==> trial 11: inputs <==
==> flow/design.v <==
module sort_reg #(parameter DATA_WIDTH =8)(
    input logic clk,
    input logic rst,
    input logic clr,
    input logic GT_in,
    input logic [DATA_WIDTH-1:0] data_in,
    input logic [DATA_WIDTH-1:0] prev_data,
    input logic data_rdy,
    output logic [DATA_WIDTH-1:0] data_out,
    output logic GT
);
logic [DATA_WIDTH-1:0] data_out_d;
logic [DATA_WIDTH-1:0] data_out_q;
assign GT = (data_in >data_out_q);
assign data_out = data_out_q;
always_ff@(posedge clk or posedge rst)begin
    if(rst)begin
        data_out_q <= 'b0;
    end else if(clr) begin
        data_out_q <= 'b0;
    end else begin
        data_out_q <= data_out_d;
    end
end
always_comb begin
    if(data_rdy) begin
        if(GT && GT_in)begin
            data_out_d = prev_data;
        end else if(GT && !GT_in) begin
            data_out_d = data_in;
        end else begin
            data_out_d = data_out_q;
        end
    end else begin
        data_out_d = data_out_q;
    end
end
endmodule
module median_calc #(parameter POPSIZE = 100,DATA_WIDTH = 8)(
    input logic clk,
    input logic rst,
    input logic [DATA_WIDTH-1:0] data_in,
    input logic data_rdy,
    output [DATA_WIDTH-1:0] median,
    output data_vld
);
logic [DATA_WIDTH-1:0] data_out_array[POPSIZE:0];
logic GT_array[POPSIZE:0];
logic [$clog2(POPSIZE):0] counter_d;
logic [$clog2(POPSIZE):0] counter_q;
logic [DATA_WIDTH-1:0] median_d;
logic [DATA_WIDTH-1:0] median_q;
logic data_vld_q;
logic data_vld_d;
logic reg_rst;
logic [DATA_WIDTH-1:0] data_in_d;
logic [DATA_WIDTH-1:0] data_in_q;
logic data_rdy_d;
logic data_rdy_q;
logic reg_rst_d;
logic reg_rst_q;
assign reg_rst = reg_rst_q;
assign data_rdy_d = data_rdy;
assign data_in_d = data_in;
assign GT_array[POPSIZE] = 0;
assign data_vld = data_vld_q;
assign median = median_q;
genvar i;
generate
  for (i = 0; i < POPSIZE; i++) begin : instance_gen
    if (i == 0) begin
      sort_reg #(
        .DATA_WIDTH(DATA_WIDTH)
      ) instance_0 (
        .clk(clk),
        .rst(rst),
        .clr(reg_rst),
        .GT_in(1'b0),
        .data_in(data_in),
        .prev_data('b0),
        .data_out(data_out_array[0]),
        .GT(GT_array[0]),
        .data_rdy(data_rdy)
      );
    end else begin
      sort_reg #(
        .DATA_WIDTH(DATA_WIDTH)
      ) instance_i (
        .clk(clk),
        .rst(rst),
        .clr(reg_rst),
        .GT_in(GT_array[i-1]),  
        .data_in(data_in),
        .prev_data(data_out_array[i-1]),  
        .data_out(data_out_array[i]),
        .GT(GT_array[i]),
        .data_rdy(data_rdy)
      );
    end
  end
endgenerate
always_ff@(posedge clk or posedge rst)begin
    if(rst)begin
        counter_q <= 'b0;
        median_q <= 'b0;
        data_vld_q <= 'b0;
        data_in_q <= 'b0;
        data_rdy_q <='b0;
        reg_rst_q <= 'b0;
    end else begin
        data_in_q <=data_in_d;
        data_rdy_q <=data_rdy_d;
        counter_q <= counter_d;
        median_q <= median_d;
        data_vld_q <= data_vld_d;
        reg_rst_q <= reg_rst_d;
    end
end
always_comb begin
    reg_rst_d = 'b0;
        data_vld_d = 'b0;
        counter_d = counter_q;
        median_d = median_q;
        if (counter_q == POPSIZE) begin
            median_d = (POPSIZE % 2 == 0) ? data_out_array[POPSIZE/2 - 1] : data_out_array[POPSIZE/2];
            reg_rst_d = 'b1;
            data_vld_d = 'b1;
            counter_d = 'b0;
        end else if(counter_q == 0) begin
            reg_rst_d ='b0;
        end
        if (data_rdy) begin
            counter_d = counter_q + 1;
        end
    end
endmodule
==> flow/run.sh <==
#!/bin/bash
# the make line also repeats each setting of config.mk as NAME=value (left out here)
make -C /OpenROAD-flow-scripts/flow DESIGN_CONFIG=/design/flow/config.mk WORK_HOME=/design/flow/orfs CLKGATE_MAP_FILE= finish
==> flow/config.mk <==
export PLATFORM = sky130hd
export DESIGN_NAME = median_calc
export DESIGN_NICKNAME = median_calc
export VERILOG_FILES = /design/flow/design.v
export SDC_FILE = /design/flow/constraint.sdc
export NUM_CORES = 4
export LEC_CHECK = 0
export CAP_MARGIN = 10
export CELL_PAD_IN_SITES_DETAIL_PLACEMENT = 1
export CORE_MARGIN = 2
export CORE_UTILIZATION = 40
export CTS_CLUSTER_DIAMETER = 75
export GPL_ROUTABILITY_DRIVEN = 0
export HOLD_SLACK_MARGIN = -0.07
export PLACE_DENSITY = 0.6
export SLEW_MARGIN = 30
==> flow/constraint.sdc <==
create_clock -name core_clock -period 3.5 [get_ports {clk}]
set_input_delay 0.7000 -clock core_clock [delete_from_list [all_inputs] [get_ports {clk}]]
set_output_delay 0.7000 -clock core_clock [all_outputs]
set_load 0.01 [all_outputs]
==> trial 74 (differences from trial 11) <==
==> flow/config.mk (replaced) <==
export PLATFORM = sky130hd
export DESIGN_NAME = median_calc
export DESIGN_NICKNAME = median_calc
export VERILOG_FILES = /design/flow/design.v
export SDC_FILE = /design/flow/constraint.sdc
export NUM_CORES = 4
export LEC_CHECK = 0
export CAP_MARGIN = 20
export CORE_MARGIN = 2
export CORE_UTILIZATION = 67
export CTS_CLUSTER_DIAMETER = 56
export PLACE_DENSITY = 0.6
export SLEW_MARGIN = 20
==> flow/constraint.sdc (replaced) <==
create_clock -name core_clock -period 2.41 [get_ports {clk}]
set_input_delay 0.4820 -clock core_clock [delete_from_list [all_inputs] [get_ports {clk}]]
set_output_delay 0.4820 -clock core_clock [all_outputs]
set_load 0.01 [all_outputs]
==> build 53 (differences from trial 11) <==
==> flow/config.mk (replaced) <==
export PLATFORM = sky130hd
export DESIGN_NAME = median_calc
export DESIGN_NICKNAME = median_calc
export VERILOG_FILES = /design/flow/design.v
export SDC_FILE = /design/flow/constraint.sdc
export NUM_CORES = 4
export LEC_CHECK = 0
export CAP_MARGIN = 20
export CELL_PAD_IN_SITES_DETAIL_PLACEMENT = 0
export CORE_MARGIN = 2
export CORE_UTILIZATION = 72
export CTS_CLUSTER_DIAMETER = 382
export CTS_CLUSTER_SIZE = 21
export GPL_ROUTABILITY_DRIVEN = 1
export GPL_TIMING_DRIVEN = 1
export HOLD_SLACK_MARGIN = 0.29
export MAX_ROUTING_LAYER = met5
export SLEW_MARGIN = 20
export TNS_END_PERCENT = 65
==> flow/constraint.sdc (replaced) <==
create_clock -name core_clock -period 2.2 [get_ports {clk}]
set_input_delay 0.4400 -clock core_clock [delete_from_list [all_inputs] [get_ports {clk}]]
set_output_delay 0.4400 -clock core_clock [all_outputs]
set_load 0.01 [all_outputs]
==> trial 87 (differences from trial 11) <==
==> flow/config.mk (replaced) <==
export PLATFORM = sky130hd
export DESIGN_NAME = median_calc
export DESIGN_NICKNAME = median_calc
export VERILOG_FILES = /design/flow/design.v
export SDC_FILE = /design/flow/constraint.sdc
export NUM_CORES = 4
export LEC_CHECK = 0
export CAP_MARGIN = 20
export CORE_MARGIN = 2
export CORE_UTILIZATION = 68
export CTS_CLUSTER_DIAMETER = 139
export MAX_ROUTING_LAYER = met4
export PLACE_DENSITY = 0.6
export SLEW_MARGIN = 20
==> flow/constraint.sdc (replaced) <==
create_clock -name core_clock -period 3.29 [get_ports {clk}]
set_input_delay 0.6580 -clock core_clock [delete_from_list [all_inputs] [get_ports {clk}]]
set_output_delay 0.6580 -clock core_clock [all_outputs]
set_load 0.01 [all_outputs]
==> results <==
- Trial 87 passed the timing, DRC and antenna checks. Trial 74 completed with no timing, DRC or antenna violations. Build 53 completed, yet does not pass: negative setup slack. Trial 11 ran to the end with no violations.
- Synthesized cell count is the same in trial 74 and build 53.
- First-iteration DRC count, lowest first: trial 11, trial 87, build 53, trial 74.
- Against build 53, the worst setup slack of trial 74 is better by 140 ps.
- Of trial 74 and trial 11, trial 74 has the higher via count (gap 2.1%, measured against trial 11).
- In flip-flop count, trial 74 and trial 87 do not differ.
==> figures <==
	trial 87	build 53	trial 11	trial 74
Final-layout clock-cell area share	4.76%	1.72%	5.10%	5.01%
WL final	78300 um	81300 um	91700 um	82200 um
Standard-cell rows	77	75	100	77
Vias per cell	6.83	6.98	6.28	6.80
Post-layout nets	3435	3610	3442	3588
Routability-driven placement congestion ratio	0.857	0.887	-	0.872
CP Capture Point	data_vld	instance_gen[2].genblk1.instance_i.data_out_q[3]$_DFFE_PP0P_	data_vld	data_vld
Hold wc startpoint	data_in[2]	-	-	data_rdy
Post-route cell area	0.0330 sq mm	0.0344 sq mm	0.0335 sq mm	0.0355 sq mm
Critical path startpoint	data_vld_q$_DFF_PP0_	instance_gen[1].genblk1.instance_i.data_out_q[1]$_DFFE_PP0P_	data_vld_q$_DFF_PP0_	data_vld_q$_DFF_PP0_
Clock tree skew after final layout	12.4 ps	24.1 ps	15.1 ps	22.2 ps
Outcome	finished clean	finished with violations	finished clean	finished clean
Layout check failures	-	negative setup slack	-	-
